File: flow/design.v
module unsigned_nonrestoring #(
    parameter int WIDTH = 32
) (
    input logic go,
    input logic[WIDTH-1:0] divisor,
    input logic[WIDTH-1:0] dividend,
    input logic clk, rst,
    output logic done,
    output logic[WIDTH-1:0] quotient,
    output logic[WIDTH-1:0] remainder,
    output logic divide_by_zero
);
typedef enum logic [1:0] {
    WAIT,
    COMPUTE,
    DONE
} state_t;
state_t next_state, state_R;
logic[WIDTH-1:0] Q_R, next_Q, quotient_R, next_quotient, remainder_R, next_remainder;
logic[WIDTH:0] A_R, next_A, B_R, next_B, B_twos_comp_R, next_B_twos_comp;
logic[$clog2(WIDTH):0] Count_R, next_Count;
logic done_R, next_done;
logic divide_by_zero_R, next_divide_by_zero;
assign done = done_R;
assign divide_by_zero = divide_by_zero_R;
assign quotient = quotient_R;
assign remainder = remainder_R;
always_ff @(posedge clk or posedge rst) begin
    if(rst) begin
        state_R <= WAIT;
        Q_R <= '0;
        A_R <= '0;
        B_R <= '0;
        B_twos_comp_R <= '0;
        Count_R <= '0;
        quotient_R <= '0;
        remainder_R <= '0;
        done_R <= 1'b0;
        divide_by_zero_R <= 1'b0;
    end
    else begin
        state_R <= next_state;
        Q_R <= next_Q;
        A_R <= next_A;
        B_R <= next_B;
        B_twos_comp_R <= next_B_twos_comp;
        Count_R <= next_Count;
        quotient_R <= next_quotient;
        remainder_R <= next_remainder;
        done_R <= next_done;
        divide_by_zero_R <= next_divide_by_zero;
    end
end 
logic[WIDTH:0] A_temp;
always_comb begin
    logic[WIDTH:0] one;
    one = 1;
    A_temp = '0;
    next_Q = Q_R;
    next_A = A_R;
    next_B = B_R;
    next_B_twos_comp = B_twos_comp_R;
    next_Count = Count_R;
    next_remainder = remainder_R;
    next_quotient = quotient_R;
    next_state = state_R;
    next_divide_by_zero = divide_by_zero_R;
    next_done = done_R;
    case(state_R)
        WAIT: begin
            if (go) begin
                if(divisor == 0) begin
                    next_state = DONE;
                    next_done = 1'b1;
                    next_divide_by_zero = 1'b1;
                end
                else begin
                    next_A = '0;
                    next_B = {1'b0,divisor};
                    next_B_twos_comp = ~next_B + one;
                    next_Q = dividend;
                    next_Count = WIDTH;
                    next_state = COMPUTE;
                end
            end
        end
        COMPUTE: begin
            if(A_R[WIDTH]) begin
                A_temp = {A_R[WIDTH-1:0], Q_R[WIDTH-1]};
                next_A = A_temp + B_R;
            end else begin
                A_temp = {A_R[WIDTH-1:0], Q_R[WIDTH-1]};
                next_A = A_temp + B_twos_comp_R;
            end
            next_Q = {Q_R[WIDTH-2:0],~next_A[WIDTH]};
            next_Count = Count_R - 1;
            if(next_Count == 0) begin 
                next_state = DONE;
                if(next_A[WIDTH]) next_remainder = next_A[WIDTH-1:0] + B_R;
                else next_remainder = next_A[WIDTH-1:0];
                next_quotient = next_Q[WIDTH-1:0];
                next_done = 1;
            end
        end
        DONE: begin
            next_done = 0;
            next_divide_by_zero = 1'b0;
            next_state = WAIT;
        end
    endcase
end
endmodule
File: flow/run.sh
#!/bin/bash
# the make line also repeats each setting of config.mk as NAME=value (left out here)
make -C /OpenROAD-flow-scripts/flow DESIGN_CONFIG=/design/flow/config.mk WORK_HOME=/design/flow/orfs CLKGATE_MAP_FILE= finish
File: flow/config.mk
export PLATFORM = sky130hd
export DESIGN_NAME = unsigned_nonrestoring
export DESIGN_NICKNAME = unsigned_nonrestoring
export VERILOG_FILES = /design/flow/design.v
export SDC_FILE = /design/flow/constraint.sdc
export NUM_CORES = 4
export LEC_CHECK = 0
export ABC_AREA = 1
export CAP_MARGIN = 20
export CORE_ASPECT_RATIO = 0.5
export CORE_MARGIN = 2
export CORE_UTILIZATION = 70
export CTS_CLUSTER_DIAMETER = 244
export CTS_CLUSTER_SIZE = 100
export GPL_ROUTABILITY_DRIVEN = 0
export PLACE_DENSITY = 0.36
export SETUP_SLACK_MARGIN = 1.16
export SLEW_MARGIN = 20
export TNS_END_PERCENT = 5
File: flow/constraint.sdc
create_clock -name core_clock -period 4.59 [get_ports {clk}]
set_input_delay 0.9180 -clock core_clock [delete_from_list [all_inputs] [get_ports {clk}]]
set_output_delay 0.9180 -clock core_clock [all_outputs]
set_load 0.01 [all_outputs]
==> results of run 1 <==
[metal layers]
metal	GRT overflow	global-route usage [%]
met5	11	67.86
met4	151	99.83
met3	70	87.44
met2	336	106.8
met1	44	89.72
[per-stage QoR]
stage                     cell area [sq um]  worst slack, ps  cells
after floorplan                       13530             1029   1935
after global placement                15030            645.4   2286
after detailed placement              15030            395.9   2286
after CTS                             16610            752.7   2352
[what timing repair did]
item                                    in CTS
pin swaps                                   78
setup buffers                               55
endpoints found under the setup margin      24
gates cloned                                 3
gates resized                              188
==> results.tsv, run 1 <==
metric	value	unit
grt_overflow	612	
place_hpwl	30660	um
top_cell	nand2_1	
design.core.area	0.01866	sq mm
tool.error	[ERROR GRT-0232] Routing congestion too high. Check the congestion heatmap in the GUI.	
xor_share	4.599	%
die_h	102.3	um
synth_seq_share	37.76	%
fp_util	72.48	%
die_w	200.6	um
syn_nets	2075	
num_rows	35	
ys.flops	204	
synthCells	1935	
ys_types	47	
haltStage	global routing	
adder_share	6.866	%
cts.sinks	204	
async_flop_share	100.0	%
io_pins	133	
syn_avg_cell_area	6.988	sq um
cts_root_buffer	clkbuf_16	
top_area_cell	dfrtp_1	
edf_count	0	
yosys.area.top_type_share	37.57	%
status	did not finish	
common_cells	nand2_1, dfrtp_1, inv_1	
ff_type	dfrtp_1	
die_area	0.02051	sq mm
cts-buffers-inserted	6	
cts_max_level	1	
grt.total_usage	94.37	%
ys_sh_simple	32.07	%
syn-cell-area	0.01352	sq mm
ys_sh_aoi	10.88	%
mux_share	0	%
cts_hold_buffers	0	
clockBufferDepth	3	
synthTopLogicFamily	simple AND/OR/NAND/NOR gates	
portBuffers	132	
yosys_warnings	1	
topCellsByArea	dfrtp_1, nand2_1, ha_1, inv_1, nor2_1	
ys_cells	1935	
ys_area	0.01352	sq mm
==> inputs of run 2 (changes only) <==
Settings changed: ABC_AREA 1 to not set, CORE_ASPECT_RATIO 0.5 to not set, CORE_UTILIZATION 70 to 72, CTS_CLUSTER_DIAMETER 244 to not set, CTS_CLUSTER_SIZE 100 to not set, GPL_ROUTABILITY_DRIVEN 0 to not set, PLACE_DENSITY 0.36 to not set, PLACE_DENSITY_LB_ADDON set to 0.25, SETUP_SLACK_MARGIN 1.16 to not set, TNS_END_PERCENT 5 to not set.
Clock period 4.59 ns to 5.19 ns, I/O delays scaled along.
==> results.tsv, run 2 <==
metric	value	unit	change
syn-cell-area	0.01242	sq mm	was 0.01352 sq mm
async_flop_share	100.0	%	unchanged
adder_share	7.473	%	was 6.866%
tool.error	[ERROR GRT-0232] Routing congestion too high. Check the congestion heatmap in the GUI.		unchanged
yosys.area.top_type_share	40.89	%	was 37.57%
top_area_cell	dfrtp_1		unchanged
synth_seq_share	41.10	%	was 37.76%
cts_root_buffer	clkbuf_16		unchanged
cts_max_level	1		unchanged
ys_sh_simple	12.56	%	was 32.07%
synthTopLogicFamily	AND-OR/OR-AND gates		was simple AND/OR/NAND/NOR gates
yosys_warnings	1		unchanged
topCellsByArea	dfrtp_1, mux2_2, ha_1, nand2_1, mux2i_1		was dfrtp_1, nand2_1, ha_1, inv_1, nor2_1
clockBufferDepth	3		unchanged
ys_cells	1277		was 1935
ys_types	70		was 47
gp_congestion	0.9892		
common_cells	dfrtp_1, nand2_1, o21ai_0		was nand2_1, dfrtp_1, inv_1
io_pins	133		unchanged
mux_share	13.02	%	was 0%
ys_area	0.01242	sq mm	was 0.01352 sq mm
die_area	0.01832	sq mm	was 0.02051 sq mm
syn_avg_cell_area	9.728	sq um	was 6.988 sq um
cts-buffers-inserted	22		was 6
syn_nets	1417		was 2075
fp_util	72.84	%	was 72.48%
ys.flops	204		unchanged
place_hpwl	24410	um	was 30660 um
status	did not finish		unchanged
grt.total_usage	74.08	%	
haltStage	global routing		unchanged
num_rows	48		was 35
place_area	0.01458	sq mm	was 0.01503 sq mm
edf_count	0		unchanged
die_h	135.4	um	was 102.3 um
design.core.area	0.01706	sq mm	was 0.01866 sq mm
ff_type	dfrtp_1		unchanged
grt_overflow	7		
ys_sh_aoi	16.50	%	was 10.88%
die_w	135.4	um	was 200.6 um
portBuffers	132		unchanged
synthCells	1277		was 1935
top_cell	dfrtp_1		was nand2_1
xor_share	6.214	%	was 4.599%
cts.sinks	204		unchanged
## run 2: per-stage QoR
step	std cells	hold WS [ps]	setup TNS, ps	worst slack, ps
4_1_cts	1736	480.2	0	0.7083
3_5_place_dp	1684	457.1	-1011	-462.4
3_3_place_gp	1684	448.3	-260.7	-225.8
2_1_floorplan	1277	425.8	0	11.02
## run 2: what timing repair did
item / CTS
endpoints found under the setup margin: 4
hold buffers: 0
setup buffers: 14
pin swaps: 20
resized: 31
gates cloned: 0
## run 2: metal layers
| layer | track usage (%) | GRT overflow |
|---|---|---|
| met1 | 73.44 | 0 |
| met2 | 92.13 | 3 |
| met3 | 60.79 | 3 |
| met4 | 69.16 | 1 |
| met5 | 25.56 | 0 |
==> inputs of run 3 (changes only) <==
Settings changed: CAP_MARGIN 20 to 0, CELL_PAD_IN_SITES_DETAIL_PLACEMENT set to 2, CORE_MARGIN 2 to 5, CORE_UTILIZATION 72 to 43, CTS_CLUSTER_SIZE set to 72, GPL_ROUTABILITY_DRIVEN set to 1, MAX_ROUTING_LAYER set to met5, MIN_ROUTING_LAYER set to met1, PLACE_DENSITY_LB_ADDON 0.25 to 0.05, SETUP_SLACK_MARGIN set to -0.17, SLEW_MARGIN 20 to 40, TNS_END_PERCENT set to 70.
Clock period 5.19 ns to 4.04 ns, I/O delays scaled along.
==> results.tsv, run 3 <==
metric	value	unit	change
synth_seq_share	41.10	%	unchanged
fp_util	43.40	%	was 72.84%
synthCells	1277		unchanged
die_h	180.0	um	was 135.4 um
topCellsByArea	dfrtp_1, mux2_2, ha_1, nand2_1, mux2i_1		unchanged
mux_share	13.02	%	unchanged
die_area	0.03239	sq mm	was 0.01832 sq mm
die_w	180.0	um	was 135.4 um
status	did not finish		unchanged
ys_area	0.01242	sq mm	unchanged
portBuffers	132		unchanged
syn_avg_cell_area	9.728	sq um	unchanged
async_flop_share	100.0	%	unchanged
tool.error	[ERROR DPL-0033] detailed placement checks failed during check placement.		was [ERROR GRT-0232] Routing congestion too high. Check the congestion heatmap in the GUI.
xor_share	6.214	%	unchanged
common_cells	dfrtp_1, nand2_1, o21ai_0		unchanged
synthTopLogicFamily	AND-OR/OR-AND gates		unchanged
syn_nets	1417		unchanged
gp_congestion	0.8862		was 0.9892
top_cell	dfrtp_1		unchanged
ys_types	70		unchanged
design.core.area	0.02863	sq mm	was 0.01706 sq mm
ff_type	dfrtp_1		unchanged
num_rows	62		was 48
ys.flops	204		unchanged
ys_sh_simple	12.56	%	unchanged
syn-cell-area	0.01242	sq mm	unchanged
edf_count	0		unchanged
adder_share	7.473	%	unchanged
yosys_warnings	1		unchanged
ys_sh_aoi	16.50	%	unchanged
io_pins	133		unchanged
haltStage	detailed placement		was global routing
ys_cells	1277		unchanged
top_area_cell	dfrtp_1		unchanged
yosys.area.top_type_share	40.89	%	unchanged
[run 3: per-stage QoR]
step	cells	setup slack, ps	hold slack, ps	cell area, sq um
3_3_place_gp	2019	-1638	449.5	16240
2_1_floorplan	1277	-1435	425.8	12430
==> inputs of run 4 (changes only) <==
Settings changed: CAP_MARGIN 0 to 20, CELL_PAD_IN_SITES_DETAIL_PLACEMENT 2 to not set, CORE_MARGIN 5 to 2, CORE_UTILIZATION 43 to 40, CTS_CLUSTER_SIZE 72 to not set, GPL_ROUTABILITY_DRIVEN 1 to not set, MAX_ROUTING_LAYER met5 to not set, MIN_ROUTING_LAYER met1 to not set, PLACE_DENSITY_LB_ADDON 0.05 to not set, SETUP_SLACK_MARGIN -0.17 to not set, SLEW_MARGIN 40 to 20, TNS_END_PERCENT 70 to not set.
Clock period 4.04 ns to 6.35 ns, I/O delays scaled along.
==> results.tsv, run 4 <==
metric	value	unit	change
io_pins	133		unchanged
mux_share	13.02	%	unchanged
worstSkewPairLatency	540	ps	
yosys_warnings	1		unchanged
ys_sh_simple	12.56	%	unchanged
reg2reg_depth	22		
top_area_cell	dfrtp_1		unchanged
gp_congestion	0.8705		was 0.8862
fin_crit	5781	ps	
adder_share	7.473	%	unchanged
grt_first_pass_wirelength	52030	um	
die_w	180.2	um	was 180.0 um
tightestPinTransition	884.9	ps	
worstHoldPathType	register to register		
relSlewSlack	41.01	%	
cp.depth	22		
num_rows	64		was 62
hold_viol	0		
drt-pass1-iter-count	5		
critPathTopFamily	AND-OR/OR-AND gates		
n_antenna_cell	0		
grt_overflow	0		
drc	0		
die_h	180.2	um	was 180.0 um
vias	9704		
cp.arrival	6180	ps	
hold-path-endpoint	B_twos_comp_R[32]		
syn-cell-area	0.01242	sq mm	unchanged
synthCells	1277		unchanged
crit_required	6750	ps	
path_buffers	1		
start_kind	register		
max_freq	173.0	MHz	
place_hpwl	22790	um	
setup_viol	0		
grt.total_usage	19.36	%	
finalMaxSlewViolations	0		
finalWorstSetupSlack	569.2	ps	
antenna_found_initial	0		
synth_seq_share	41.10	%	unchanged
r2r_end	remainder_R[31]		
final_cells	1811		
cts_tree	yes		
cts_hold_buffers	0		
area_delta_synth_final	20.84	%	
ys_cells	1277		unchanged
common_cells	dfrtp_1, nand2_1, o21ai_0		unchanged
async_flop_share	100.0	%	unchanged
fillers	2892		
ys.flops	204		unchanged
nets	1536		
first_global_vias	9682		
xor_share	6.214	%	unchanged
synthTopLogicFamily	AND-OR/OR-AND gates		unchanged
status	no timing/DRC/antenna violations		was did not finish
cts.sinks	204		
topCellsByArea	dfrtp_1, mux2_2, ha_1, nand2_1, mux2i_1		unchanged
critical_path_class	register to register		
cp_max_fo	9		
ant_nets	0		
crit_start	A_R[32]		
fin_crit_sh	91.04	%	
top_cell	dfrtp_1		unchanged
rr_startpoint	A_R[32]		
cts-buffers-inserted	25		
rrSetupSlack	570	ps	
place_ws	365.1	ps	
viasPerCell	5.358		
clk_pin_slew	60	ps	
path_cells	buf_4, mux2_2, ha_1, nand2_1, a211o_1, o21ai_1, o41ai_4, o21ba_2, o21ai_0, xor2_1, ha_1, a21oi_1, o21bai_1, a221oi_1, o2111ai_1, a31oi_1, o21bai_1, a2111oi_2, or4_1, nand3_1, xnor2_1, o21ai_0		
edf_count	0		unchanged
skew	28.98	ps	
design.core.area	0.03059	sq mm	was 0.02863 sq mm
whs_path_depth	1		
hp-start	B_twos_comp_R[32]		
cts_resized	0		
crit_path_top_delay_cell	dfrtp_2		
crit_path_end_kind	register		
tns	0	ps	
ys_types	70		unchanged
warning_count	35		
clockBufferDepth	3		
ys_sh_aoi	16.50	%	unchanged
ys_area	0.01242	sq mm	unchanged
syn_nets	1417		unchanged
drt_iter0_markers	581		
yosys.area.top_type_share	40.89	%	unchanged
cts_root_buffer	clkbuf_16		
endpoint	remainder_R[31]		
portBuffers	132		unchanged
syn_avg_cell_area	9.728	sq um	unchanged
routed_wl	31700	um	
die_area	0.03248	sq mm	was 0.03239 sq mm
cts_max_level	1		
max_stage_delay	490	ps	
grt_max_degree	154		
dp_cells	1765		
fp_util	40.61	%	was 43.40%
ff_type	dfrtp_1		unchanged
wl_per_cell	17.50	um	
drv_cap	0		
post_cts.repair.setup_buffers	0		
-- run 4: cell type report --
class / count / area (sq um) / area share, %
multi-input cells: 984 / 6957 / 46.34
flip-flops and latches: 204 / 5109 / 34.03
repair buffers: 147 / 1484 / 9.885
clock buffers: 36 / 726.9 / 4.842
well taps: 396 / 495.5 / 3.301
inverters: 34 / 131.4 / 0.8751
clock inverters: 10 / 108.9 / 0.7251
-- run 4: metrics by stage --
stage | area, sq um | hold slack, ps | util, %
6_report | 15010 | 463.0 | 49.08
5_1_grt | 15010 | 495.3 | 49.08
4_1_cts | 15000 | 463.0 | 49.03
3_5_place_dp | 14160 | 446.3 | 46.29
3_3_place_gp | 14160 | 444.0 | 46.29
2_1_floorplan | 12430 | 425.8 | -
-- run 4: per-layer routing --
| metal | vias up | global-route usage (%) | wire length [um] |
|---|---|---|---|
| li1 | 4808 | - | - |
| met1 | 4638 | 26.59 | 14840 |
| met2 | 215 | 31.02 | 14210 |
| met3 | 43 | 4.850 | 2146 |
| met4 | 0 | 4.065 | 503 |
| met5 | - | 0 | 0 |
==> inputs of run 5 (changes only) <==
Settings changed: CAP_MARGIN 20 to 35, CORE_UTILIZATION 40 to 71, CTS_CLUSTER_SIZE set to 44, PLACE_DENSITY set to 0.66.
Clock period 6.35 ns to 5.18 ns, I/O delays scaled along.
==> results.tsv, run 5 <==
metric	value	unit	change
ys.flops	204		unchanged
syn-cell-area	0.01242	sq mm	unchanged
die_h	136.3	um	was 180.2 um
async_flop_share	100.0	%	unchanged
synthCells	1277		unchanged
design.core.area	0.01718	sq mm	was 0.03059 sq mm
yosys.area.top_type_share	40.89	%	unchanged
cts.sinks	204		unchanged
cts_root_buffer	clkbuf_16		unchanged
syn_nets	1417		unchanged
ys_sh_aoi	16.50	%	unchanged
status	did not finish		was no timing/DRC/antenna violations
gp_congestion	1.011		was 0.8705
io_pins	133		unchanged
cts-buffers-inserted	22		was 25
tool.error	[ERROR GRT-0232] Routing congestion too high. Check the congestion heatmap in the GUI.		
synthTopLogicFamily	AND-OR/OR-AND gates		unchanged
xor_share	6.214	%	unchanged
place_hpwl	25930	um	was 22790 um
ys_cells	1277		unchanged
mux_share	13.02	%	unchanged
clockBufferDepth	3		unchanged
top_cell	dfrtp_1		unchanged
ff_type	dfrtp_1		unchanged
synth_seq_share	41.10	%	unchanged
adder_share	7.473	%	unchanged
yosys_warnings	1		unchanged
cts_hold_buffers	0		unchanged
place_area	0.01487	sq mm	was 0.01416 sq mm
fp_util	72.33	%	was 40.61%
top_area_cell	dfrtp_1		unchanged
syn_avg_cell_area	9.728	sq um	unchanged
grt.total_usage	79.48	%	
die_area	0.01857	sq mm	was 0.03248 sq mm
num_rows	48		was 64
ys_area	0.01242	sq mm	unchanged
place_ws	-448.0	ps	was 365.1 ps
portBuffers	132		unchanged
ys_types	70		unchanged
edf_count	0		unchanged
cts_max_level	1		unchanged
ys_sh_simple	12.56	%	unchanged
dp_cells	1715		was 1765
common_cells	dfrtp_1, nand2_1, o21ai_0		unchanged
grt_overflow	16		
topCellsByArea	dfrtp_1, mux2_2, ha_1, nand2_1, mux2i_1		unchanged
die_w	136.3	um	was 180.2 um
haltStage	global routing		
run 5: routing by layer:
layer / GRT usage (%) / GRT overflow
met1: 78.76 / 0
met2: 93.02 / 4
met3: 69.13 / 2
met4: 78.41 / 9
met5: 35.28 / 1
run 5: per-stage QoR:
step,hold WS (ps),utilization [%],setup TNS (ps)
after detailed placement,457.7,86.59,-1158
after CTS,489.4,92.96,0
after global placement,446.1,86.36,-313.1
after floorplan,425.8,-,0
run 5: timing repair:
action	CTS
gates resized	46
pin swaps	20
buffers inserted	10
setup endpoints to repair	6
==> inputs of run 6 (changes only) <==
Settings changed: ABC_AREA set to 0, CAP_MARGIN 35 to 20, CORE_UTILIZATION 71 to 72, CTS_CLUSTER_DIAMETER set to 383, CTS_CLUSTER_SIZE 44 to 39, HOLD_SLACK_MARGIN set to 0.29, PLACE_DENSITY 0.66 to 0.76, SETUP_SLACK_MARGIN set to 1.19.
Clock period 5.18 ns to 4.65 ns, I/O delays scaled along.
==> results.tsv, run 6 <==
metric	value	unit	change
status	did not finish		unchanged
haltStage	clock tree synthesis		was global routing
tool.error	[ERROR DPL-0033] detailed placement checks failed during check placement.		was [ERROR GRT-0232] Routing congestion too high. Check the congestion heatmap in the GUI.
fp_util	72.84	%	was 72.33%
syn-cell-area	0.01242	sq mm	unchanged
place_ws	-745.8	ps	was -448.0 ps
yosys_warnings	1		unchanged
design.core.area	0.01706	sq mm	was 0.01718 sq mm
ys_area	0.01242	sq mm	unchanged
topCellsByArea	dfrtp_1, mux2_2, ha_1, nand2_1, mux2i_1		unchanged
synthCells	1277		unchanged
num_rows	48		unchanged
top_area_cell	dfrtp_1		unchanged
place_hpwl	27550	um	was 25930 um
yosys.area.top_type_share	40.89	%	unchanged
adder_share	7.473	%	unchanged
ys.flops	204		unchanged
ys_sh_aoi	16.50	%	unchanged
edf_count	0		unchanged
common_cells	dfrtp_1, nand2_1, o21ai_0		unchanged
ff_type	dfrtp_1		unchanged
synth_seq_share	41.10	%	unchanged
ys_cells	1277		unchanged
die_h	135.4	um	was 136.3 um
ys_types	70		unchanged
top_cell	dfrtp_1		unchanged
mux_share	13.02	%	unchanged
xor_share	6.214	%	unchanged
async_flop_share	100.0	%	unchanged
syn_avg_cell_area	9.728	sq um	unchanged
die_w	135.4	um	was 136.3 um
syn_nets	1417		unchanged
ys_sh_simple	12.56	%	unchanged
die_area	0.01832	sq mm	was 0.01857 sq mm
io_pins	133		unchanged
portBuffers	132		unchanged
synthTopLogicFamily	AND-OR/OR-AND gates		unchanged
gp_congestion	1.010		was 1.011
-- run 6: per-stage QoR --
stage               util (%)  instance area, sq um  cells
floorplan                  -                 12680   1277
global placement       90.57                 15450   1765
detailed placement     90.57                 15450   1765
==> inputs of run 7 (changes only) <==
Settings changed: ABC_AREA 0 to not set, CELL_PAD_IN_SITES_DETAIL_PLACEMENT set to 0, CELL_PAD_IN_SITES_GLOBAL_PLACEMENT set to 0, CORE_UTILIZATION 72 to 62, CTS_CLUSTER_DIAMETER 383 to not set, CTS_CLUSTER_SIZE 39 to 29, GPL_ROUTABILITY_DRIVEN set to 1, GPL_TIMING_DRIVEN set to 0, HOLD_SLACK_MARGIN 0.29 to not set, MAX_ROUTING_LAYER set to met5, MIN_ROUTING_LAYER set to met1, PLACE_DENSITY 0.76 to 0.79, SETUP_SLACK_MARGIN 1.19 to 0.57, TNS_END_PERCENT set to 95.
Clock period 4.65 ns to 5.58 ns, I/O delays scaled along.
==> results.tsv, run 7 <==
metric	value	unit	change
cts-buffers-inserted	23		
fin_crit_sh	94.92	%	
timing.hold.ws	479.8	ps	
syn_avg_cell_area	9.728	sq um	unchanged
dp_cells	1681		was 1765
cts_max_level	1		
antenna_found_initial	1		
vias	10980		
common_cells	dfrtp_1, nand2_1, o21ai_0		unchanged
ys_types	70		unchanged
ys_area	0.01242	sq mm	unchanged
area_delta_synth_final	29.80	%	
worstSkewPairLatency	530	ps	
ant_nets	0		
ys_cells	1277		unchanged
hp-start	B_twos_comp_R[18]		
ys.flops	204		unchanged
top_area_cell	dfrtp_1		unchanged
first_global_vias	11010		
endpoint	remainder_R[31]		
rrSetupSlack	280	ps	
grt_first_pass_wirelength	57680	um	
clk_pin_slew	60	ps	
grt.total_usage	33.63	%	
die_h	145.6	um	was 135.4 um
cts_tree	yes		
portBuffers	132		unchanged
io_pins	133		unchanged
die_w	145.6	um	was 135.4 um
hold-path-endpoint	B_twos_comp_R[18]		
whs_path_depth	2		
wl_per_cell	20.81	um	
start_kind	register		
fp_util	63.42	%	was 72.84%
drt_iter0_markers	1063		
crit_start	A_R[32]		
max_freq	188.8	MHz	
syn-cell-area	0.01242	sq mm	unchanged
gp_congestion	0.9260		was 1.010
grt_overflow	0		
path_cells	buf_8, clkbuf_16, mux2_4, ha_4, buf_4, o21a_1, o21a_1, a21oi_2, buf_4, o21ai_0, xor2_1, ha_2, nand4_1, a21oi_1, nor2_2, o2111ai_4, a31oi_4, o21bai_4, a2111oi_4, or4_1, nand3_1, xnor2_1, o21ai_1		
warning_count	36		
yosys_warnings	1		unchanged
cts.sinks	204		
design.core.area	0.01959	sq mm	was 0.01706 sq mm
fillers	1192		
ys_sh_simple	12.56	%	unchanged
critical_path_class	register to register		
status	no timing/DRC/antenna violations		was did not finish
drv_cap	0		
syn_nets	1417		unchanged
topCellsByArea	dfrtp_1, mux2_2, ha_1, nand2_1, mux2i_1		unchanged
crit_path_end_kind	register		
edf_count	0		unchanged
ys_sh_aoi	16.50	%	unchanged
max_stage_delay	520	ps	
drt-pass1-iter-count	5		
postLayoutCoreUtil	82.31	%	
grt_max_degree	35		
routed_wl	36710	um	
setup_viol	0		
relSlewSlack	38.64	%	
finalMaxSlewViolations	0		
place_hpwl	25270	um	was 27550 um
crit_path_top_delay_cell	or4_1		
rsz0062_at_grt	true		
synthCells	1277		unchanged
die_area	0.02119	sq mm	was 0.01832 sq mm
r2r_end	remainder_R[31]		
synth_seq_share	41.10	%	unchanged
final_cells	1764		
crit_required	5960	ps	
xor_share	6.214	%	unchanged
fin_crit	5296	ps	
cts_hold_buffers	0		
critPathTopFamily	AND-OR/OR-AND gates		
path_buffers	4		
cts_root_buffer	clkbuf_16		
worstHoldPathType	register to register		
ff_type	dfrtp_1		unchanged
cp_max_fo	7		
cp.arrival	5680	ps	
viasPerCell	6.222		
hold_viol	0		
rr_startpoint	A_R[32]		
reg2reg_depth	23		
drc	0		
adder_share	7.473	%	unchanged
synthTopLogicFamily	AND-OR/OR-AND gates		unchanged
mux_share	13.02	%	unchanged
yosys.area.top_type_share	40.89	%	unchanged
clockBufferDepth	3		
skew	19.32	ps	
tightestPinTransition	920.4	ps	
cp.depth	23		
async_flop_share	100.0	%	unchanged
top_cell	dfrtp_1		unchanged
nets	1623		
num_rows	51		was 48
==> run 7: final cells by class <==
type | count | area, sq um | share of cell area, %
clock buffer | 36 | 704.4 | 4.368
sequential | 204 | 5106 | 31.67
buffer | 55 | 329.1 | 2.041
inverter | 34 | 131.4 | 0.8147
tap | 265 | 331.6 | 2.056
multi-input combinational | 984 | 7666 | 47.54
clock inverter | 4 | 48.80 | 0.3026
antenna | 1 | 2.502 | 0.01552
timing repair buffer | 181 | 1805 | 11.20
==> run 7: metal layers <==
metal	vias up	global-route usage [%]	share of wire, %
met5	-	0	0
met4	0	11.42	3.9
met3	114	6.238	7.4
met2	508	56.66	48
met1	5367	44.02	41
li1	4987	-	-
==> run 7: per-stage QoR <==
step	instance area [sq um]	TNS (ps)	worst slack [ps]
global route	16120	0	133.4
finish	16130	0	283.7
floorplan	12430	0	105.0
detailed placement	14240	-8476	-1540
global placement	14080	-7147	-1402
CTS	15660	0	252.8
==> run 7: repair_timing <==
action / CTS / global route
endpoints found under the setup margin: 21 / 14
setup buffers: 20 / 21
pin swaps: 35 / 48
gates resized: 88 / 59
cloned: 1 / 0
==> inputs of run 8 (changes only) <==
Settings changed: CELL_PAD_IN_SITES_GLOBAL_PLACEMENT 0 to 1, CORE_MARGIN 2 to 9, CORE_UTILIZATION 62 to 40, CTS_CLUSTER_DIAMETER set to 48, CTS_CLUSTER_SIZE 29 to not set, GPL_TIMING_DRIVEN 0 to not set, MIN_ROUTING_LAYER met1 to met2, PLACE_DENSITY 0.79 to not set, SETUP_SLACK_MARGIN 0.57 to not set, TNS_END_PERCENT 95 to 50.
Clock period 5.58 ns to 6.7 ns, I/O delays scaled along.
==> results.tsv, run 8 <==
metric	value	unit	change
clk_pin_slew	60	ps	about the same
fin_crit	6194	ps	was 5296 ps
top_cell	dfrtp_1		unchanged
crit_path_end_kind	register		unchanged
routed_wl	35750	um	was 36710 um
ys_cells	1277		unchanged
drc	0		unchanged
crit_required	7130	ps	was 5960 ps
skew	19.81	ps	was 19.32 ps
rsz0062_at_grt	false		was true
grt_max_degree	164		was 35
syn_avg_cell_area	9.728	sq um	unchanged
max_stage_delay	460	ps	was 520 ps
clockBufferDepth	3		unchanged
tightestPinTransition	1102	ps	was 920.4 ps
yosys.area.top_type_share	40.89	%	unchanged
syn_nets	1417		unchanged
reg2reg_depth	23		unchanged
start_kind	register		unchanged
die_h	194.2	um	was 145.6 um
tns	0	ps	unchanged
edf_count	0		unchanged
mux_share	13.02	%	unchanged
synthCells	1277		unchanged
drv_cap	0		unchanged
cts_max_level	2		was 1
ys.flops	204		unchanged
cts-buffers-inserted	34		was 23
place_ws	392.2	ps	was -1540 ps
place_hpwl	25450	um	was 25270 um
worstHoldPathType	register to register		unchanged
drt_iter0_markers	1434		was 1063
path_buffers	2		was 4
synth_seq_share	41.10	%	unchanged
fillers	2885		was 1192
rrSetupSlack	510	ps	was 280 ps
viasPerCell	7.510		was 6.222
path_cells	buf_4, mux2_2, ha_1, a21o_1, a2111oi_2, o21ai_1, o41ai_4, o21ba_2, o21ai_0, a31oi_1, xnor2_1, ha_1, inv_1, nor2_1, a221oi_1, o2111ai_1, a31oi_1, o21bai_2, a2111oi_2, or4_1, nand3_1, xnor2_1, o21ai_0		was buf_8, clkbuf_16, mux2_4, ha_4, buf_4, o21a_1, o21a_1, a21oi_2, buf_4, o21ai_0, xor2_1, ha_2, nand4_1, a21oi_1, nor2_2, o2111ai_4, a31oi_4, o21bai_4, a2111oi_4, or4_1, nand3_1, xnor2_1, o21ai_1
cts_hold_buffers	0		unchanged
hold_viol	0		unchanged
critPathTopFamily	AND-OR/OR-AND gates		unchanged
grt_first_pass_wirelength	56450	um	was 57680 um
ys_types	70		unchanged
worstSkewPairLatency	520	ps	was 530 ps
ys_area	0.01242	sq mm	unchanged
top_area_cell	dfrtp_1		unchanged
async_flop_share	100.0	%	unchanged
antenna_found_initial	0		was 1
syn-cell-area	0.01242	sq mm	unchanged
hold-path-endpoint	A_R[19]		was B_twos_comp_R[18]
topCellsByArea	dfrtp_1, mux2_2, ha_1, nand2_1, mux2i_1		unchanged
common_cells	dfrtp_1, nand2_1, o21ai_0		unchanged
cp.depth	23		unchanged
finalWorstSetupSlack	505.6	ps	was 283.7 ps
cp.arrival	6620	ps	was 5680 ps
nets	1548		was 1623
die_w	194.2	um	was 145.6 um
rr_startpoint	A_R[32]		unchanged
vias	13740		was 10980
cts_root_buffer	clkbuf_16		unchanged
setup_viol	0		unchanged
cp_max_fo	12		was 7
r2r_end	remainder_R[31]		unchanged
cts_resized	0		was 88
cts_tree	yes		unchanged
num_rows	64		was 51
fin_crit_sh	92.45	%	was 94.92%
whs_path_depth	2		unchanged
status	no timing/DRC/antenna violations		unchanged
max_freq	161.4	MHz	was 188.8 MHz
relSlewSlack	26.51	%	was 38.64%
wl_per_cell	19.55	um	was 20.81 um
warning_count	37		was 36
postLayoutCoreUtil	50.24	%	was 82.31%
ys_sh_simple	12.56	%	unchanged
yosys_warnings	1		unchanged
die_area	0.03773	sq mm	was 0.02119 sq mm
post_cts.repair.setup_buffers	0		was 20
gp_congestion	0.8706		was 0.9260
area_delta_synth_final	23.70	%	was 29.80%
ant_nets	0		unchanged
first_global_vias	15310		was 11010
crit_start	A_R[32]		unchanged
design.core.area	0.03059	sq mm	was 0.01959 sq mm
portBuffers	132		unchanged
cts.sinks	204		unchanged
io_pins	133		unchanged
crit_path_top_delay_cell	dfrtp_1		was or4_1
drt-pass1-iter-count	6		was 5
ff_type	dfrtp_1		unchanged
fp_util	40.61	%	was 63.42%
adder_share	7.473	%	unchanged
grt.total_usage	27.92	%	was 33.63%
critical_path_class	register to register		unchanged
endpoint	remainder_R[31]		unchanged
ys_sh_aoi	16.50	%	unchanged
xor_share	6.214	%	unchanged
grt_overflow	0		unchanged
hp-start	A_R[19]		was B_twos_comp_R[18]
finalMaxSlewViolations	0		unchanged
synthTopLogicFamily	AND-OR/OR-AND gates		unchanged
==> run 8: layout make-up <==
cell class              instances  area [sq um]  share of cell area, %
inverters                      34         131.4                 0.8549
clock buffers                  44         969.7                  6.310
diodes                          1         2.502                0.01628
repair buffers                150          1481                  9.640
well taps                     396         495.5                  3.224
clock inverters                16         221.5                  1.441
flip-flops and latches        204          5107                  33.24
multi-input cells             984          6958                  45.28
==> run 8: per-layer routing <==
metal	vias to the layer above	wire [um]	global-route usage, %
met5	-	344	8.047
met4	12	1692	4.335
met3	211	15740	40.77
met2	3685	17970	30.86
met1	5047	0	-
li1	4780	-	-
==> run 8: through the flow <==
| stage | instance area, sq um | instances | hold slack [ps] |
|---|---|---|---|
| finish | 15370 | 1829 | 470.0 |
| global route | 15360 | 1828 | 491.3 |
| CTS | 15350 | 1828 | 477.6 |
| detailed placement | 14160 | 1768 | 452.4 |
| global placement | 14160 | 1768 | 444.1 |
| floorplan | 12430 | 1277 | 425.8 |
==> inputs of run 9 (changes only) <==
Settings changed: CELL_PAD_IN_SITES_DETAIL_PLACEMENT 0 to not set, CELL_PAD_IN_SITES_GLOBAL_PLACEMENT 1 to not set, CORE_MARGIN 9 to 2, CORE_UTILIZATION 40 to 70, CTS_CLUSTER_DIAMETER 48 to not set, CTS_CLUSTER_SIZE set to 39, GPL_ROUTABILITY_DRIVEN 1 to not set, MAX_ROUTING_LAYER met5 to not set, MIN_ROUTING_LAYER met2 to not set, PLACE_DENSITY set to 0.76, SETUP_SLACK_MARGIN set to 0.91, TNS_END_PERCENT 50 to not set.
Clock period 6.7 ns to 3.25 ns, I/O delays scaled along.
==> results.tsv, run 9 <==
metric	value	unit	change
ys_sh_simple	12.56	%	unchanged
portBuffers	132		unchanged
async_flop_share	100.0	%	unchanged
syn-cell-area	0.01242	sq mm	unchanged
num_rows	48		was 64
fp_util	71.82	%	was 40.61%
design.core.area	0.01730	sq mm	was 0.03059 sq mm
common_cells	dfrtp_1, nand2_1, o21ai_0		unchanged
tool.error	[ERROR DPL-0038] Utilization greater than 100%, impossible to legalize		
ys.flops	204		unchanged
place_hpwl	36390	um	was 25450 um
ys_types	70		unchanged
xor_share	6.214	%	unchanged
die_w	137.2	um	was 194.2 um
mux_share	13.02	%	unchanged
gp_congestion	1.001		was 0.8706
ys_sh_aoi	16.50	%	unchanged
synth_seq_share	41.10	%	unchanged
ys_area	0.01242	sq mm	unchanged
syn_nets	1417		unchanged
status	did not finish		was no timing/DRC/antenna violations
syn_avg_cell_area	9.728	sq um	unchanged
topCellsByArea	dfrtp_1, mux2_2, ha_1, nand2_1, mux2i_1		unchanged
ys_cells	1277		unchanged
haltStage	clock tree synthesis		
die_area	0.01883	sq mm	was 0.03773 sq mm
adder_share	7.473	%	unchanged
ff_type	dfrtp_1		unchanged
yosys_warnings	1		unchanged
die_h	137.2	um	was 194.2 um
top_cell	dfrtp_1		unchanged
edf_count	0		unchanged
synthCells	1277		unchanged
synthTopLogicFamily	AND-OR/OR-AND gates		unchanged
yosys.area.top_type_share	40.89	%	unchanged
top_area_cell	dfrtp_1		unchanged
place_ws	-2438	ps	was 392.2 ps
io_pins	133		unchanged
-- run 9: metrics by stage --
| step | instance area, sq um | cells |
|---|---|---|
| after detailed placement | 16540 | 1869 |
| after floorplan | 13070 | 1277 |
| after global placement | 16540 | 1869 |
==> inputs of run 10 (changes only) <==
Settings changed: CELL_PAD_IN_SITES_DETAIL_PLACEMENT set to 1, CELL_PAD_IN_SITES_GLOBAL_PLACEMENT set to 2, CORE_MARGIN 2 to 9, CORE_UTILIZATION 70 to 40, CTS_CLUSTER_DIAMETER set to 371, CTS_CLUSTER_SIZE 39 to not set, MAX_ROUTING_LAYER set to met4, MIN_ROUTING_LAYER set to met2, PLACE_DENSITY 0.76 to not set, SETUP_SLACK_MARGIN 0.91 to not set.
Clock period 3.25 ns to 6.7 ns, I/O delays scaled along.
==> results.tsv, run 10 <==
metric	value	unit	change
endpoint	remainder_R[31]		
cp_max_fo	10		
portBuffers	132		unchanged
cp.arrival	6460	ps	
area_delta_synth_final	21.48	%	
critical_path_class	register to register		
die_area	0.03773	sq mm	was 0.01883 sq mm
ys_area	0.01242	sq mm	unchanged
clockBufferDepth	3		
cts_max_level	1		
tightestPinTransition	984.1	ps	
ys_cells	1277		unchanged
ys.flops	204		unchanged
drc	0		
first_global_vias	16300		
edf_count	0		unchanged
io_pins	133		unchanged
critPathTopFamily	AND-OR/OR-AND gates		
cts_tree	yes		
relSlewSlack	34.39	%	
cp.depth	21		
warning_count	38		
nets	1541		
synthCells	1277		unchanged
max_freq	164.4	MHz	
r2r_end	remainder_R[31]		
rr_startpoint	A_R[32]		
hold_viol	0		
common_cells	dfrtp_1, nand2_1, o21ai_0		unchanged
topCellsByArea	dfrtp_1, mux2_2, ha_1, nand2_1, mux2i_1		unchanged
xor_share	6.214	%	unchanged
place_area	0.01416	sq mm	was 0.01654 sq mm
stdcell_area	0.01509	sq mm	
synth_seq_share	41.10	%	unchanged
cts-buffers-inserted	25		
fin_crit_sh	90.76	%	
grt_max_degree	136		
grt_overflow	0		
yosys.area.top_type_share	40.89	%	unchanged
antenna_found_initial	0		
finalMaxSlewViolations	0		
hold-path-endpoint	B_twos_comp_R[32]		
postLayoutCoreUtil	49.34	%	
die_w	194.2	um	was 137.2 um
syn_avg_cell_area	9.728	sq um	unchanged
fillers	3468		
path_cells	mux2i_1, inv_1, ha_1, a211oi_1, o21ai_0, a21oi_1, o21ai_0, o31ai_2, xnor2_1, ha_1, nand3_1, nor2_1, nand2_1, o2111ai_2, a31oi_1, o21bai_1, a2111oi_2, or4_1, nand3_1, xnor2_1, o21ai_0		
status	no timing/DRC/antenna violations		was did not finish
worstHoldPathType	register to register		
hp-start	B_twos_comp_R[32]		
grt.total_usage	30.89	%	
async_flop_share	100.0	%	unchanged
top_area_cell	dfrtp_1		unchanged
crit_start	A_R[32]		
crit_path_end_kind	register		
syn_nets	1417		unchanged
gp_congestion	0.9006		was 1.001
grt_first_pass_wirelength	60470	um	
design.core.area	0.03059	sq mm	was 0.01730 sq mm
die_h	194.2	um	was 137.2 um
ys_sh_simple	12.56	%	unchanged
seq_area	0.005109	sq mm	
synthTopLogicFamily	AND-OR/OR-AND gates		unchanged
fp_util	40.61	%	was 71.82%
start_kind	register		
wl_per_cell	20.86	um	
top_cell	dfrtp_1		unchanged
syn-cell-area	0.01242	sq mm	unchanged
drt_iter0_markers	1281		
place_hpwl	27710	um	was 36390 um
adder_share	7.473	%	unchanged
cts_root_buffer	clkbuf_16		
viasPerCell	7.618		
timing.hold.ws	468.9	ps	
mux_share	13.02	%	unchanged
drv_cap	0		
routed_wl	37900	um	
cp_common_cell	o21ai_0		
crit_required	7080	ps	
ys_types	70		unchanged
logic_area	0.006967	sq mm	
rsz0062_at_grt	false		
max_stage_delay	530	ps	
crit_path_top_delay_cell	or4_1		
tns	0	ps	
ant_nets	0		
yosys_warnings	1		unchanged
reg2reg_depth	21		
path_buffers	1		
skew	14.20	ps	
setup_viol	0		
worstSkewPairLatency	540	ps	
rrSetupSlack	620	ps	
ys_sh_aoi	16.50	%	unchanged
drt-pass1-iter-count	6		
cts_hold_buffers	0		
ff_type	dfrtp_1		unchanged
whs_path_depth	1		
cts.sinks	204		
vias	13840		
fin_crit	6081	ps	
clk_pin_slew	60	ps	
num_rows	64		was 48
==> run 10: layout make-up <==
type / count / area share, %
well taps: 396 / 3.283
multi-input cells: 984 / 46.16
repair buffers: 152 / 9.832
inverters: 34 / 0.8705
flip-flops and latches: 204 / 33.85
clock buffers: 34 / 4.900
clock inverters: 11 / 1.069
diodes: 2 / 0.03316
==> run 10: metal layers <==
layer | up-vias | part of all wire [%] | global-route usage, %
li1 | 4766 | - | -
met1 | 5033 | 0 | -
met2 | 3876 | 53 | 34.34
met3 | 167 | 44 | 42.86
met4 | 0 | 3.4 | 3.330
met5 | - | 0 | -
==> run 10: per-stage QoR <==
stage               cells  setup slack (ps)
global route         1815             133.3
finish               1817             618.9
floorplan            1277              1225
global placement     1770             747.8
detailed placement   1770             456.4
CTS                  1815             419.8
==> run 10: what timing repair did <==
action,4_1_cts,5_1_grt
endpoints found under the setup margin,0,2
buffers inserted,0,0
gates resized,0,6
==> inputs of run 11 (changes only) <==
Settings changed: CELL_PAD_IN_SITES_DETAIL_PLACEMENT 1 to not set, CELL_PAD_IN_SITES_GLOBAL_PLACEMENT 2 to not set, CORE_MARGIN 9 to 2, CORE_UTILIZATION 40 to 68, CTS_CLUSTER_DIAMETER 371 to 379, CTS_CLUSTER_SIZE set to 36, MAX_ROUTING_LAYER met4 to not set, MIN_ROUTING_LAYER met2 to not set, PLACE_DENSITY set to 0.78, SETUP_SLACK_MARGIN set to 0.89.
Clock period 6.7 ns to 3.15 ns, I/O delays scaled along.
==> results.tsv, run 11 <==
metric	value	unit	change
status	did not finish		was no timing/DRC/antenna violations
haltStage	clock tree synthesis		
tool.error	[ERROR DPL-0033] detailed placement checks failed during check placement.		
async_flop_share	100.0	%	unchanged
yosys.area.top_type_share	40.89	%	unchanged
synthCells	1277		unchanged
die_area	0.01937	sq mm	was 0.03773 sq mm
top_area_cell	dfrtp_1		unchanged
syn_avg_cell_area	9.728	sq um	unchanged
place_hpwl	33480	um	was 27710 um
die_w	139.2	um	was 194.2 um
synthTopLogicFamily	AND-OR/OR-AND gates		unchanged
portBuffers	132		unchanged
ys_types	70		unchanged
ys_area	0.01242	sq mm	unchanged
edf_count	0		unchanged
xor_share	6.214	%	unchanged
die_h	139.2	um	was 194.2 um
design.core.area	0.01796	sq mm	was 0.03059 sq mm
syn-cell-area	0.01242	sq mm	unchanged
ys_sh_simple	12.56	%	unchanged
top_cell	dfrtp_1		unchanged
mux_share	13.02	%	unchanged
gp_congestion	0.9810		was 0.9006
ys_sh_aoi	16.50	%	unchanged
syn_nets	1417		unchanged
num_rows	49		was 64
ff_type	dfrtp_1		unchanged
adder_share	7.473	%	unchanged
yosys_warnings	1		unchanged
fp_util	69.16	%	was 40.61%
io_pins	133		unchanged
synth_seq_share	41.10	%	unchanged
ys_cells	1277		unchanged
ys.flops	204		unchanged
common_cells	dfrtp_1, nand2_1, o21ai_0		unchanged
place_area	0.01669	sq mm	was 0.01416 sq mm
topCellsByArea	dfrtp_1, mux2_2, ha_1, nand2_1, mux2i_1		unchanged
## run 11: per-stage QoR
step	util, %	worst slack, ps	cells	TNS (ps)
detailed placement	92.90	-2482	1886	-82450
floorplan	-	-1806	1277	-50630
global placement	92.90	-2101	1886	-66860
==> inputs of run 12 (changes only) <==
Settings changed: CORE_UTILIZATION 68 to 70, CTS_CLUSTER_DIAMETER 379 to not set, CTS_CLUSTER_SIZE 36 to 72, HOLD_SLACK_MARGIN set to 0.29, MIN_ROUTING_LAYER set to met1, PLACE_DENSITY 0.78 to 0.8, SETUP_SLACK_MARGIN 0.89 to -0.17, TNS_END_PERCENT set to 25.
Clock period 3.15 ns to 5.13 ns, I/O delays scaled along.
==> results.tsv, run 12 <==
metric	value	unit	change
clk_pin_slew	70	ps	
hp-start	B_twos_comp_R[32]		
portBuffers	132		unchanged
syn_nets	1417		unchanged
yosys.area.top_type_share	40.89	%	unchanged
n_antenna_cell	0		
io_pins	133		unchanged
cp_common_cell	buf_4		
cts.sinks	204		
skew	27.05	ps	
first_global_vias	12270		
num_rows	48		was 49
edf_count	0		unchanged
r2r_end	remainder_R[30]		
grt_overflow	0		
ys_cells	1277		unchanged
cts_hold_buffers	0		
hold_viol	0		
rrSetupSlack	-580	ps	
top_layer	met5		
finalMaxSlewViolations	0		
fin_crit	5711	ps	
grt.total_usage	44.05	%	
endpoint	remainder_R[30]		
syn_avg_cell_area	9.728	sq um	unchanged
syn-cell-area	0.01242	sq mm	unchanged
synthCells	1277		unchanged
grt_first_pass_wirelength	64620	um	
die_area	0.01883	sq mm	was 0.01937 sq mm
final_cells	1775		
met2_length	22450	um	
area_delta_synth_final	31.09	%	
max_stage_delay	460	ps	
ys.flops	204		unchanged
drv_cap	0		
setup_viol	11		
routed_wl	51000	um	
crit_required	5550	ps	
max_freq	175.1	MHz	
fp_util	71.82	%	was 69.16%
clockBufferDepth	3		
top_area_cell	dfrtp_1		unchanged
synth_seq_share	41.10	%	unchanged
finalWorstSetupSlack	-581.1	ps	
so.violations	setup timing		
fin_crit_sh	111.3	%	
adder_share	7.473	%	unchanged
cp_max_fo	9		
antenna_found_initial	3		
cts_root_buffer	clkbuf_16		
path_buffers	6		
ys_types	70		unchanged
reg2reg_depth	25		
tightestPinTransition	972.6	ps	
nets	1673		
place_area	0.01485	sq mm	was 0.01669 sq mm
wl_met1	16300	um	
ys_sh_simple	12.56	%	unchanged
yosys_warnings	1		unchanged
status	complete, but fails checks		was did not finish
critPathTopFamily	AND-OR/OR-AND gates		
whs_path_depth	1		
stdcell_area	0.01629	sq mm	
wl_met3	7223	um	
async_flop_share	100.0	%	unchanged
rsz0062_at_grt	true		
relSlewSlack	34.28	%	
grt_max_degree	100		
ant_nets	0		
synthTopLogicFamily	AND-OR/OR-AND gates		unchanged
crit_path_end_kind	register		
viasPerCell	7.492		
vias	13300		
fillers	518		
drt-pass1-iter-count	6		
mux_share	13.02	%	unchanged
hold-path-endpoint	B_twos_comp_R[32]		
ys_sh_aoi	16.50	%	unchanged
cp.depth	25		
dp_cells	1716		was 1886
top_cell	dfrtp_1		unchanged
cts-buffers-inserted	23		
worstSkewPairLatency	560	ps	
common_cells	dfrtp_1, nand2_1, o21ai_0		unchanged
start_kind	register		
drc	0		
timing.hold.ws	479.8	ps	
gp_congestion	0.9386		was 0.9810
drt_iter0_markers	2105		
topCellsByArea	dfrtp_1, mux2_2, ha_1, nand2_1, mux2i_1		unchanged
cts_tree	yes		
ff_type	dfrtp_1		unchanged
ys_area	0.01242	sq mm	unchanged
critical_path_class	register to register		
wl_per_cell	28.73	um	
design.core.area	0.01730	sq mm	was 0.01796 sq mm
warning_count	37		
crit_path_top_delay_cell	dfrtp_2		
cp.arrival	6130	ps	
place_hpwl	25250	um	was 33480 um
rr_startpoint	A_R[32]		
worstHoldPathType	register to register		
xor_share	6.214	%	unchanged
die_w	137.2	um	was 139.2 um
cts_max_level	1		
crit_start	A_R[32]		
die_h	137.2	um	was 139.2 um
-- run 12: area by class of cell --
cell class                      instances  area, sq um  share of cell area (%)
Clock inverter                         12        209.0                   1.283
Inverter                               34        131.4                  0.8067
Clock buffer                           30        631.9                   3.880
Tap cell                              225        281.5                   1.729
Timing Repair Buffer                  286         2539                   15.59
Sequential cell                       204         5109                   31.37
Multi-Input combinational cell        984         7385                   45.34
-- run 12: metal layers --
| layer | vias up | global-route usage (%) |
|---|---|---|
| li1 | 5078 | - |
| met1 | 6125 | 54.68 |
| met2 | 1513 | 71.89 |
| met3 | 578 | 10.30 |
| met4 | 4 | 22.97 |
| met5 | - | 0 |
-- run 12: timing repair --
| item | CTS | global route |
|---|---|---|
| setup endpoints to repair | 3 | 10 |
| resized | 12 | 74 |
| pin swaps | 5 | 36 |
| setup buffers | 7 | 13 |
| cloned | 0 | 0 |
-- run 12: stage by stage --
step                      setup WS (ps)  utilization [%]  TNS (ps)
final                            -581.1            94.16     -3306
after global routing             -610.9            94.16     -5040
after CTS                        -193.7            91.21    -461.1
after detailed placement         -417.8            85.87    -787.4
after global placement           -206.7            85.86    -261.6
after floorplan                  -345.0                -    -377.4
==> inputs of run 13 (changes only) <==
Settings changed: CORE_UTILIZATION 70 to 72, CTS_CLUSTER_SIZE 72 to not set, HOLD_SLACK_MARGIN 0.29 to not set, MIN_ROUTING_LAYER met1 to not set, PLACE_DENSITY 0.8 to 0.79, SETUP_SLACK_MARGIN -0.17 to not set, TNS_END_PERCENT 25 to not set.
Clock period 5.13 ns to 5.37 ns, I/O delays scaled along.
==> results.tsv, run 13 <==
metric	value	unit	change
status	complete, but fails checks		unchanged
so.violations	setup timing		unchanged
routed_wl	42830	um	was 51000 um
ys_types	70		unchanged
place_area	0.01438	sq mm	was 0.01485 sq mm
postLayoutCoreUtil	90.84	%	was 94.16%
hp-start	B_twos_comp_R[28]		was B_twos_comp_R[32]
viasPerCell	6.976		was 7.492
relSlewSlack	35.29	%	was 34.28%
syn-cell-area	0.01242	sq mm	unchanged
top_cell	dfrtp_1		unchanged
globalRouteMet2Util	71.63	%	was 71.89%
clockBufferDepth	3		unchanged
fin_crit	5382	ps	was 5711 ps
finalMaxSlewViolations	0		unchanged
stdcell_area	0.01549	sq mm	was 0.01629 sq mm
critPathTopFamily	AND-OR/OR-AND gates		unchanged
whs_path_depth	2		was 1
ant_nets	0		unchanged
place_hpwl	23970	um	was 25250 um
rr_startpoint	A_R[32]		unchanged
nets	1599		was 1673
synthTopLogicFamily	AND-OR/OR-AND gates		unchanged
finalWorstSetupSlack	-12.01	ps	was -581.1 ps
warning_count	39		was 37
timing.hold.ws	480.4	ps	was 479.8 ps
die_h	135.4	um	was 137.2 um
common_cells	dfrtp_1, nand2_1, o21ai_0		unchanged
mux_share	13.02	%	unchanged
die_area	0.01832	sq mm	was 0.01883 sq mm
busiest_layer	met2		unchanged
grt_use_met1	55.93	%	was 54.68%
cts.sinks	204		unchanged
antenna_found_initial	3		unchanged
hold_viol	0		unchanged
path_cells	buf_6, mux2_2, ha_2, nand2b_1, a21oi_2, a2111oi_4, o21ai_2, o41ai_4, o21ba_2, o21ai_2, a31oi_1, xnor2_1, ha_2, nand3_2, nor2_4, nand2_1, o2111ai_2, a31oi_4, o21bai_4, a2111oi_4, or4_1, nand3_1, xnor2_1, o21ai_0		
syn_avg_cell_area	9.728	sq um	unchanged
clk_pin_slew	80	ps	was 70 ps
top_area_cell	dfrtp_1		unchanged
setup_viol	2		was 11
cts-buffers-inserted	22		was 23
tns	-21.13	ps	was -3306 ps
skew	26.28	ps	was 27.05 ps
drv_cap	0		unchanged
max_freq	185.8	MHz	was 175.1 MHz
grt_first_pass_wirelength	62550	um	was 64620 um
cp.arrival	5750	ps	was 6130 ps
synth_seq_share	41.10	%	unchanged
reg2reg_depth	24		was 25
grt.total_usage	43.65	%	was 44.05%
cts_hold_buffers	0		unchanged
start_kind	register		unchanged
vias	11870		was 13300
area_delta_synth_final	24.72	%	was 31.09%
cp.depth	24		was 25
critical_path_class	register to register		unchanged
portBuffers	132		unchanged
tightestPinTransition	957.7	ps	was 972.6 ps
adder_share	7.473	%	unchanged
fin_crit_sh	100.2	%	was 111.3%
cp_max_fo	5		was 9
rrSetupSlack	-10	ps	was -580 ps
xor_share	6.214	%	unchanged
drt-pass1-iter-count	5		was 6
crit_path_end_kind	register		unchanged
syn_nets	1417		unchanged
ys_sh_aoi	16.50	%	unchanged
gp_congestion	0.9559		was 0.9386
cts_root_buffer	clkbuf_16		unchanged
endpoint	remainder_R[31]		was remainder_R[30]
worstHoldPathType	register to register		unchanged
ff_type	dfrtp_1		unchanged
ys.flops	204		unchanged
grt_overflow	0		unchanged
edf_count	0		unchanged
path_buffers	1		was 6
max_stage_delay	510	ps	was 460 ps
die_w	135.4	um	was 137.2 um
worstSkewPairLatency	540	ps	was 560 ps
cts_tree	yes		unchanged
yosys_warnings	1		unchanged
ys_cells	1277		unchanged
first_global_vias	11720		was 12270
fp_util	72.84	%	was 71.82%
yosys.area.top_type_share	40.89	%	unchanged
drc	0		unchanged
rsz0062_at_grt	true		unchanged
topCellsByArea	dfrtp_1, mux2_2, ha_1, nand2_1, mux2i_1		unchanged
crit_start	A_R[32]		unchanged
ys_area	0.01242	sq mm	unchanged
grt_max_degree	118		was 100
fillers	727		was 518
async_flop_share	100.0	%	unchanged
wl_per_cell	25.18	um	was 28.73 um
drt_iter0_markers	1441		was 2105
r2r_end	remainder_R[31]		was remainder_R[30]
use_met3	7.520	%	was 10.30%
design.core.area	0.01706	sq mm	was 0.01730 sq mm
ys_sh_simple	12.56	%	unchanged
num_rows	48		unchanged
io_pins	133		unchanged
synthCells	1277		unchanged
cts_max_level	1		unchanged
crit_path_top_delay_cell	or4_1		was dfrtp_2
crit_required	5740	ps	was 5550 ps
hold-path-endpoint	B_twos_comp_R[28]		was B_twos_comp_R[32]
-- run 13: timing repair --
action / 4_1_cts / 5_1_grt
pin swaps: 4 / 21
resized: 13 / 49
endpoints found under the setup margin: 3 / 7
setup buffers: 0 / 7
-- run 13: per-stage QoR --
stage                     worst slack [ps]  cells
final                               -12.01   1701
after global placement               41.22   1653
after detailed placement            -219.4   1653
after CTS                            6.890   1693
after floorplan                      12.23   1277
after global routing                -169.0   1701
-- run 13: metal layers --
| metal | up-vias | wire (um) |
|---|---|---|
| met4 | 4 | 2836 |
| met3 | 301 | 4592 |
| met1 | 5644 | 15390 |
| met5 | - | 23 |
| met2 | 985 | 19980 |
| li1 | 4933 | - |
-- run 13: final cells by class --
cell class,count,area [sq um],area share [%]
Tap cell,225,281.5,1.817
Clock inverter,10,108.9,0.7026
Antenna cell,1,2.502,0.01615
Clock buffer,30,651.9,4.207
Multi-Input combinational cell,984,7234,46.69
Inverter,34,131.4,0.8479
Sequential cell,204,5109,32.97
Timing Repair Buffer,213,1974,12.74
==> inputs of run 14 (changes only) <==
Settings changed: ABC_AREA set to 0, CORE_ASPECT_RATIO set to 0.92, CTS_CLUSTER_SIZE set to 70, SETUP_SLACK_MARGIN set to 1.21.
Clock period 5.37 ns to 4.63 ns, I/O delays scaled along.
==> results.tsv, run 14 <==
metric	value	unit	change
status	did not finish		was complete, but fails checks
haltStage	clock tree synthesis		
tool.error	[ERROR DPL-0038] Utilization greater than 100%, impossible to legalize		
place_area	0.01543	sq mm	was 0.01438 sq mm
ys.flops	204		unchanged
synthCells	1277		unchanged
gp_congestion	0.9755		was 0.9559
common_cells	dfrtp_1, nand2_1, o21ai_0		unchanged
async_flop_share	100.0	%	unchanged
die_area	0.01832	sq mm	about the same
adder_share	7.473	%	unchanged
syn_nets	1417		unchanged
ys_sh_simple	12.56	%	unchanged
ys_types	70		unchanged
dp_cells	1752		was 1653
design.core.area	0.01709	sq mm	was 0.01706 sq mm
place_hpwl	27560	um	was 23970 um
die_w	141.0	um	was 135.4 um
die_h	130.0	um	was 135.4 um
synthTopLogicFamily	AND-OR/OR-AND gates		unchanged
syn_avg_cell_area	9.728	sq um	unchanged
edf_count	0		unchanged
syn-cell-area	0.01242	sq mm	unchanged
fp_util	72.68	%	was 72.84%
portBuffers	132		unchanged
yosys_warnings	1		unchanged
top_cell	dfrtp_1		unchanged
topCellsByArea	dfrtp_1, mux2_2, ha_1, nand2_1, mux2i_1		unchanged
xor_share	6.214	%	unchanged
yosys.area.top_type_share	40.89	%	unchanged
io_pins	133		unchanged
ff_type	dfrtp_1		unchanged
num_rows	46		was 48
ys_sh_aoi	16.50	%	unchanged
ys_area	0.01242	sq mm	unchanged
synth_seq_share	41.10	%	unchanged
mux_share	13.02	%	unchanged
ys_cells	1277		unchanged
top_area_cell	dfrtp_1		unchanged
run 14: per-stage QoR:
stage	TNS [ps]	worst slack (ps)	util, %
detailed placement	-4172	-760.2	90.27
global placement	-1822	-522.0	90.27
floorplan	-488.0	-325.8	-
==> inputs of run 15 (changes only) <==
Settings changed: ABC_AREA 0 to not set, CORE_ASPECT_RATIO 0.92 to not set, CTS_CLUSTER_SIZE 70 to 36, PLACE_DENSITY 0.79 to 0.78, SETUP_SLACK_MARGIN 1.21 to not set, TNS_END_PERCENT set to 45.
Clock period 4.63 ns to 5.12 ns, I/O delays scaled along.
==> results.tsv, run 15 <==
metric	value	unit	change
tool.error	[ERROR GRT-0232] Routing congestion too high. Check the congestion heatmap in the GUI.		was [ERROR DPL-0038] Utilization greater than 100%, impossible to legalize
yosys_warnings	1		unchanged
yosys.area.top_type_share	40.89	%	unchanged
fp_util	72.84	%	was 72.68%
cts.sinks	204		
top_area_cell	dfrtp_1		unchanged
synthTopLogicFamily	AND-OR/OR-AND gates		unchanged
ys_sh_simple	12.56	%	unchanged
ys_sh_aoi	16.50	%	unchanged
io_pins	133		unchanged
cts_hold_buffers	0		
portBuffers	132		unchanged
die_area	0.01832	sq mm	about the same
syn-cell-area	0.01242	sq mm	unchanged
design.core.area	0.01706	sq mm	was 0.01709 sq mm
synthCells	1277		unchanged
grt_overflow	1479		
edf_count	0		unchanged
async_flop_share	100.0	%	unchanged
dp_cells	1711		was 1752
syn_avg_cell_area	9.728	sq um	unchanged
ys_area	0.01242	sq mm	unchanged
syn_nets	1417		unchanged
ys_types	70		unchanged
common_cells	dfrtp_1, nand2_1, o21ai_0		unchanged
ff_type	dfrtp_1		unchanged
place_hpwl	25250	um	was 27560 um
synth_seq_share	41.10	%	unchanged
cts_root_buffer	clkbuf_16		
topCellsByArea	dfrtp_1, mux2_2, ha_1, nand2_1, mux2i_1		unchanged
num_rows	48		was 46
status	did not finish		unchanged
die_h	135.4	um	was 130.0 um
ys.flops	204		unchanged
cts_max_level	1		
xor_share	6.214	%	unchanged
die_w	135.4	um	was 141.0 um
clockBufferDepth	3		
place_ws	-572.9	ps	was -760.2 ps
cts-buffers-inserted	23		
top_cell	dfrtp_1		unchanged
adder_share	7.473	%	unchanged
haltStage	global routing		was clock tree synthesis
grt.total_usage	102.0	%	
gp_congestion	0.9350		was 0.9755
mux_share	13.02	%	unchanged
ys_cells	1277		unchanged
[run 15: timing repair]
action	CTS
setup buffers	17
pin swaps	28
endpoints found under the setup margin	10
hold endpoints to repair	0
resized	61
[run 15: per-layer routing]
metal  global-route usage (%)  GRT overflow
met5                    51.11             5
met4                    117.2           386
met3                    80.17            29
met2                    128.0          1046
met1                    91.49            13
[run 15: through the flow]
step                      instance area [sq um]  util (%)
after floorplan                           12430         -
after global placement                    14810     86.85
after detailed placement                  14810     86.85
after CTS                                 16060     94.14
